## build 80
==> flow/design.v <==
module project_euler_17(
  input clk,
  input reset,
  output reg [3:0] ones_digit,
  output reg [3:0] tens_digit,
  output reg [3:0] hundreds_digit,
  output reg [15:0] letter_count,
  output reg done
);
  integer next_ones_digit;
  integer next_tens_digit;
  integer next_hundreds_digit;
  integer letters;
  always @(posedge clk or posedge reset)
  begin
    if (reset) begin
      ones_digit <= 0;
      tens_digit <= 0;
      hundreds_digit <= 0;
      letter_count <= 0;
      done <= 0;
    end
    else if (!done) begin
      next_ones_digit = 0;
      next_tens_digit = 0;
      next_hundreds_digit = 0;
      letters = 0;
      next_tens_digit[3:0] = tens_digit;
      next_hundreds_digit[3:0] = hundreds_digit;
      if (ones_digit == 9) begin
        next_ones_digit = 0;
        if (tens_digit == 9) begin
          next_tens_digit = 0;
          if (hundreds_digit == 9) begin
            next_hundreds_digit = 0;
            letters += 11;  
            done <= 1;
          end
          else
            next_hundreds_digit[3:0] = hundreds_digit + 1;
        end
        else
          next_tens_digit[3:0] = tens_digit + 1;
      end
      else
        next_ones_digit[3:0] = ones_digit + 1;
      if (next_tens_digit != 1) begin
        case (next_ones_digit)
          1: letters += 3;  
          2: letters += 3;  
          3: letters += 5;  
          4: letters += 4;  
          5: letters += 4;  
          6: letters += 3;  
          7: letters += 5;  
          8: letters += 5;  
          9: letters += 4;  
        endcase
        case (next_tens_digit)
          2: letters += 6;  
          3: letters += 6;  
          4: letters += 5;  
          5: letters += 5;  
          6: letters += 5;  
          7: letters += 7;  
          8: letters += 6;  
          9: letters += 6;  
        endcase
      end
      else begin
        case (next_ones_digit)
          0: letters += 3;  
          1: letters += 6;  
          2: letters += 6;  
          3: letters += 8;  
          4: letters += 8;  
          5: letters += 7;  
          6: letters += 7;  
          7: letters += 9;  
          8: letters += 8;  
          9: letters += 8;  
        endcase
      end
      case (next_hundreds_digit)
        1: letters += 10;  
        2: letters += 10;  
        3: letters += 12;  
        4: letters += 11;  
        5: letters += 11;  
        6: letters += 10;  
        7: letters += 12;  
        8: letters += 12;  
        9: letters += 11;  
      endcase
      if (next_hundreds_digit > 0 && ((next_ones_digit > 0) || (next_tens_digit > 0)))
        letters += 3;  
      ones_digit <= next_ones_digit[3:0];
      tens_digit <= next_tens_digit[3:0];
      hundreds_digit <= next_hundreds_digit[3:0];
      letter_count <= letter_count + letters[15:0];
    end
  end
endmodule
make LEC_CHECK=0 CAP_MARGIN=35 CELL_PAD_IN_SITES_DETAIL_PLACEMENT=0 CORE_ASPECT_RATIO=0.5 CORE_MARGIN=9 CORE_UTILIZATION=64 CTS_CLUSTER_DIAMETER=105 GPL_ROUTABILITY_DRIVEN=1 HOLD_SLACK_MARGIN=0.07 MAX_ROUTING_LAYER=met5 PLACE_DENSITY_LB_ADDON=0.05 SLEW_MARGIN=0 TNS_END_PERCENT=25 finish   # period 9.58 ns
run.sh (not shown) runs the stock make flow with config.mk's settings and CLKGATE_MAP_FILE=.
> inputs changed (build 80 -> build 56)
Settings: CORE_UTILIZATION now 55, was 64; TNS_END_PERCENT no longer set, was 25; CORE_ASPECT_RATIO now 1.67, was 0.5; CORE_MARGIN now 2, was 9; CAP_MARGIN now 20, was 35; SETUP_SLACK_MARGIN now 2.72, previously not set; CTS_CLUSTER_DIAMETER no longer set, was 105.
[summary]
Post-detailed-route count of antenna-violating nets came out exactly the same in build 56 and build 80. | first-pass GRT wire length | build 56 vs build 80 | better |. What build 80 reported for wire length on met3 has to be multiplied by 0.31 to get the figure for build 56. In the final reports, the cell area of build 56 is larger than that of build 80. Taking build 80 as the reference point, the internal portion of total power of build 56 falls by 18 uW. Of the two candidates, build 80 has the worse wire length and build 56 the better one. Compared to build 80, build 56 shows a wider setup margin. Sort build 56 and build 80 by final critical-path required period, ascending, and build 56 comes first. Higher logic gate share of total power was reported by build 56, not build 80. The lower non-clock buffer count came out of build 80. Going from build 80 to build 56, the clock tree buffer count of the final layout was found to have gone up by 2.
The inputs of build 13 differ from those of build 56 as listed below.
Settings: TNS_END_PERCENT: unset -> 25; CORE_UTILIZATION: 55 -> 64; SLEW_MARGIN: 0 -> 40; CORE_ASPECT_RATIO: 1.67 -> 0.5; SETUP_SLACK_MARGIN: 2.72 -> -0.95; HOLD_SLACK_MARGIN: 0.07 -> 0.06.
==> comparison <==
The final layout from build 13, which completed every stage, passed the timing, design-rule and antenna checks at the end of the flow.
met3 track demand over resource sits higher in build 13 than in build 56.
| data arrival at the endpoint of the critical path | build 13 vs build 56 | 0.55 ns higher |
The met1 layer wirelength in the final routing in build 13 is 1.20 times that in build 56.
Looking at post-route worst hold slack, build 13 sits 0.019 ns lower than build 56 does.
The higher minimum clock period after layout came out of build 13.
On setup slack of the critical path after layout, build 13 does worse than build 56.
In terms of sequential cell count, build 56 and build 13 differ only marginally.
Compared build 13 against build 56; total power within noise.
Input changes introduced in build 14 (baseline for comparison: build 13):
Settings: putting CTS_CLUSTER_SIZE at 36 where nothing was set; clearing TNS_END_PERCENT, which used to be 25; putting ABC_AREA at 1 where nothing was set; putting CTS_CLUSTER_DIAMETER at 219 where nothing was set; clearing HOLD_SLACK_MARGIN, which used to be 0.06; swapping 40 for 0 in SLEW_MARGIN; swapping 20 for 0 in CAP_MARGIN; swapping 0.5 for 1.03 in CORE_ASPECT_RATIO; swapping 64 for 43 in CORE_UTILIZATION; swapping -0.95 for 1.6 in SETUP_SLACK_MARGIN.
==> results <==
In build 14 the post-synthesis instance total turned out about 12% higher than in build 13.
Share of total power consumed by net switching: build 14 vs build 13 up 2.1 points
Changes observed in build 14 relative to build 13: total power now sits lower; aoi/oai-family share of the synthesized area now sits lower; first-pass GRT wire length now sits lower; relative area of non-clock buffer cells in the final design now sits higher.
Build 14 against build 13: sequential cell area in the final layout roughly the same; final worst-path cycle share lower.
For build 20, these inputs were changed with respect to build 14:
Settings: HOLD_SLACK_MARGIN now 0.03, previously not set; MIN_ROUTING_LAYER now met2, previously not set; CELL_PAD_IN_SITES_GLOBAL_PLACEMENT now 2, previously not set; GPL_TIMING_DRIVEN now 0, previously not set; PLACE_DENSITY_LB_ADDON now 0.08, was 0.05; CTS_CLUSTER_DIAMETER now 28, was 219.
Build 14: no failed stages, no open violations at the end
The final layout from build 20, which completed every stage, passed the timing, design-rule and antenna checks at the end of the flow.
Build 14 → build 20: final cell area excluding filler cells has increased; top fanout value on the critical path has decreased; part of the total power dissipated in combinational logic has decreased; layout filler cell count has increased; clock network power share has increased.
Min setup slack across build 20 and build 14: build 20
Placement-stage worst setup slack: build 20 < build 14
--- input diff build 20..build 95 ---
Settings: ABC_AREA removed (was 1); CTS_CLUSTER_SIZE removed (was 36); CORE_UTILIZATION changed from 43 to 64; HOLD_SLACK_MARGIN changed from 0.03 to 0.3; SLEW_MARGIN changed from 0 to 40; TNS_END_PERCENT newly set to 25; CTS_CLUSTER_DIAMETER removed (was 28); GPL_TIMING_DRIVEN removed (was 0); PLACE_DENSITY newly set to 0.8; MIN_ROUTING_LAYER removed (was met2); SETUP_SLACK_MARGIN changed from 1.6 to 2.24; CELL_PAD_IN_SITES_GLOBAL_PLACEMENT removed (was 2); CORE_ASPECT_RATIO changed from 1.03 to 0.5; PLACE_DENSITY_LB_ADDON removed (was 0.08).
## What came out
Build 95 vs build 20: total number of multi-input combinational cells down by a little under 10%
Relative to build 20, final instance area has increased by 1.9% in build 95.
From build 20 to build 95 the numbers moved as follows: post-layout net count down about 14%; wire length up 4.9%; switching part of the total power up 4.4 points; compound-gate portion of the synthesized area up 13 points; global routing usage on met2 up 12 points.
Changes observed in build 95 relative to build 20: sequential share of layout area decreased by 0.42 points relative to the old numbers, clock slew seen by the registers of the worst setup and hold paths closely matched the old numbers.
Power is estimated from default activity; no workload was simulated.
